==> inputs of build 59 <==
// packet_parser
module packet_parser (
	input  logic         clk,
	input  logic         rst_n,       
	input  logic         s_tvalid,
	input  logic [7:0]   s_tdata,
	input  logic         s_tlast,
	output logic         s_tready,
	output logic         m_tvalid,
	input  logic         m_tready,
	output logic [367:0] m_tdata
	);
localparam METADATA_WIDTH = 368;
logic                      fifo_full, fifo_empty;
logic                      push;
logic [METADATA_WIDTH-1:0] write_data;
assign s_tready = !fifo_full;
header_parser parser (
	.clk        (clk),
	.rst_n      (rst_n),
	.beat_valid (s_tvalid && s_tready),
	.beat_data  (s_tdata),
	.beat_last  (s_tlast),
	.meta_valid (push),
	.metadata   (write_data)
);
fifo #(.WIDTH(METADATA_WIDTH), .DEPTH(4)) meta_fifo (
	.clk        (clk),
	.rst_n      (rst_n),
	.pop        (m_tready),
	.push       (push),
	.write_data (write_data),
	.read_data  (m_tdata),
	.fifo_full  (fifo_full),
	.fifo_empty (fifo_empty)
);
assign m_tvalid = !fifo_empty;
endmodule
clock: 7.39 ns
lec_check: 0
cap_margin: 20
core_margin: 2
core_utilization: 70
cts_cluster_diameter: 391
cts_cluster_size: 17
hold_slack_margin: 0.29
place_density_lb_addon: 0.0
setup_slack_margin: 1.97
slew_margin: 20
tns_end_percent: 10
run.sh (not shown) runs the stock make flow with config.mk's settings and CLKGATE_MAP_FILE=.
==> trial 45: changes against build 59 <==
CAP_MARGIN = 40   (was 20)
CORE_UTILIZATION = 72   (was 70)
CTS_CLUSTER_DIAMETER = not set   (was 391)
SETUP_SLACK_MARGIN = 1.94   (was 1.97)
SLEW_MARGIN = 35   (was 20)
TNS_END_PERCENT = not set   (was 10)
==> build 83: changes against build 59 <==
CORE_UTILIZATION = 64   (was 70)
CTS_CLUSTER_DIAMETER = not set   (was 391)
CTS_CLUSTER_SIZE = 99   (was 17)
HOLD_SLACK_MARGIN = not set   (was 0.29)
PLACE_DENSITY = 0.38   (was not set)
PLACE_DENSITY_LB_ADDON = not set   (was 0.0)
SETUP_SLACK_MARGIN = not set   (was 1.97)
TNS_END_PERCENT = not set   (was 10)
==> flow/constraint.sdc (replaced) <==
create_clock -name core_clock -period 5.13 [get_ports {clk}]
set_input_delay 1.0260 -clock core_clock [delete_from_list [all_inputs] [get_ports {clk}]]
set_output_delay 1.0260 -clock core_clock [all_outputs]
set_load 0.01 [all_outputs]
==> build 5: changes against build 59 <==
ABC_AREA = 1   (was not set)
CAP_MARGIN = 0   (was 20)
CELL_PAD_IN_SITES_GLOBAL_PLACEMENT = 0   (was not set)
CORE_ASPECT_RATIO = 0.99   (was not set)
CORE_UTILIZATION = 28   (was 70)
CTS_CLUSTER_DIAMETER = not set   (was 391)
CTS_CLUSTER_SIZE = not set   (was 17)
HOLD_SLACK_MARGIN = not set   (was 0.29)
MAX_ROUTING_LAYER = met4   (was not set)
MIN_ROUTING_LAYER = met1   (was not set)
PLACE_DENSITY_LB_ADDON = 0.22   (was 0.0)
SETUP_SLACK_MARGIN = not set   (was 1.97)
TNS_END_PERCENT = 50   (was 10)
==> flow/constraint.sdc (replaced) <==
create_clock -name core_clock -period 22.7 [get_ports {clk}]
set_input_delay 4.5400 -clock core_clock [delete_from_list [all_inputs] [get_ports {clk}]]
set_output_delay 4.5400 -clock core_clock [all_outputs]
set_load 0.01 [all_outputs]
==> comparison <==
Cell count: trial 45 is lower than build 83 (3.3%).
Power, lowest first: build 5, build 59, trial 45, build 83.
In build 59 the combinational power is higher than in build 5, by about 20%.
Clock power, lowest first: build 5, build 59, trial 45, build 83.
Build 5 completed with no timing, DRC or antenna violations. Build 83 finished but failed the layout checks on setup timing. Build 59 finished with slew limit, setup timing left. Trial 45 produced a layout that fails on setup timing.
Against build 5, the critical path depth of build 83 is lower by 18.
The highest utilization belongs to trial 45, the lowest to build 5.
Of trial 45 and build 5, build 5 has the higher area after synthesis (gap 2.5%, measured against build 5).

==> inputs of run E <==
Starting RTL as in the previous note.
## packet_parser
module packet_parser (
	input  logic         clk,
	input  logic         rst_n,       
	input  logic         s_tvalid,
	input  logic [7:0]   s_tdata,
	input  logic         s_tlast,
	output logic         s_tready,
	output logic         m_tvalid,
	input  logic         m_tready,
	output logic [367:0] m_tdata
	);
export LEC_CHECK = 0
export CAP_MARGIN = 20
export CORE_MARGIN = 2
export CORE_UTILIZATION = 70
export CTS_CLUSTER_SIZE = 46
export HOLD_SLACK_MARGIN = 0.27
export PLACE_DENSITY_LB_ADDON = 0.0
export SETUP_SLACK_MARGIN = -0.49
export SLEW_MARGIN = 20
create_clock -name core_clock -period 7.39 [get_ports {clk}]
==> inputs of run B, as changes to run E <==
Settings changed: CORE_UTILIZATION 70 to 62, CTS_CLUSTER_SIZE 46 to not set, HOLD_SLACK_MARGIN 0.27 to not set, PLACE_DENSITY set to 0.6, PLACE_DENSITY_LB_ADDON 0.0 to not set, SETUP_SLACK_MARGIN -0.49 to not set.
==> inputs of run G, as changes to run E <==
Settings changed: ABC_AREA set to 0, CAP_MARGIN 20 to 40, CELL_PAD_IN_SITES_GLOBAL_PLACEMENT set to 0, CORE_ASPECT_RATIO set to 0.86, CORE_UTILIZATION 70 to 72, CTS_CLUSTER_DIAMETER set to 356, CTS_CLUSTER_SIZE 46 to 15, HOLD_SLACK_MARGIN 0.27 to 0.29, PLACE_DENSITY_LB_ADDON 0.0 to 0.02, SETUP_SLACK_MARGIN -0.49 to 1.92, SLEW_MARGIN 20 to 5, TNS_END_PERCENT set to 5.
==> results <==
Status: run E failed layout checks; run G failed layout checks; run B failed layout checks
Reasons for failing layout checks: run E setup timing; run G setup timing; run B setup timing
Leakage power figure: run E 0.0442 uW; run G 0.0434 uW; run B 0.0446 uW
Final clock-cell share: run E 6.00%; run G 3.85%; run B 6.47%
Via count of the first global-routing pass: run E 69.7k; run G 70.4k; run B 66.6k
Switching pwr: run E 8410 uW; run G 7990 uW; run B 8500 uW
Number of DRC violations after detailed-routing iteration 0: run E 9678; run G 9591; run B 8002
Global placer's final weighted congestion: run E 0.982; run G 1.08; run B 0.983
Largest stage delay, worst path: run E 540 ps; run G 570 ps; run B 530 ps
Die Height: run E 352 um; run G 322 um; run B 374 um
Count of TritonRoute iterations in the first routing pass: run E 14; run G 14; run B 9
Post-DP HPWL: run E 162 mm; run G 169 mm; run B 165 mm
Fillers: run E 6859; run G 6444; run B 9662
Power density of the placed cells: run E 261 mW/mm^2; run G 244 mW/mm^2; run B 264 mW/mm^2
Arrival time at the worst endpoint: run E 12110 ps; run G 12110 ps; run B 12220 ps
Non-clock buffer area fraction after layout: run E 8.99%; run G 9.81%; run B 9.09%
Count of cells along the worst register-to-register path: run E 47; run G 51; run B 50
Power Clock: run E 9370 uW; run G 7060 uW; run B 9920 uW
Buffer and inverter count on the worst path: run E 5; run G 10; run B 5
No activity file was given, so power comes from the tool's default toggle rates.
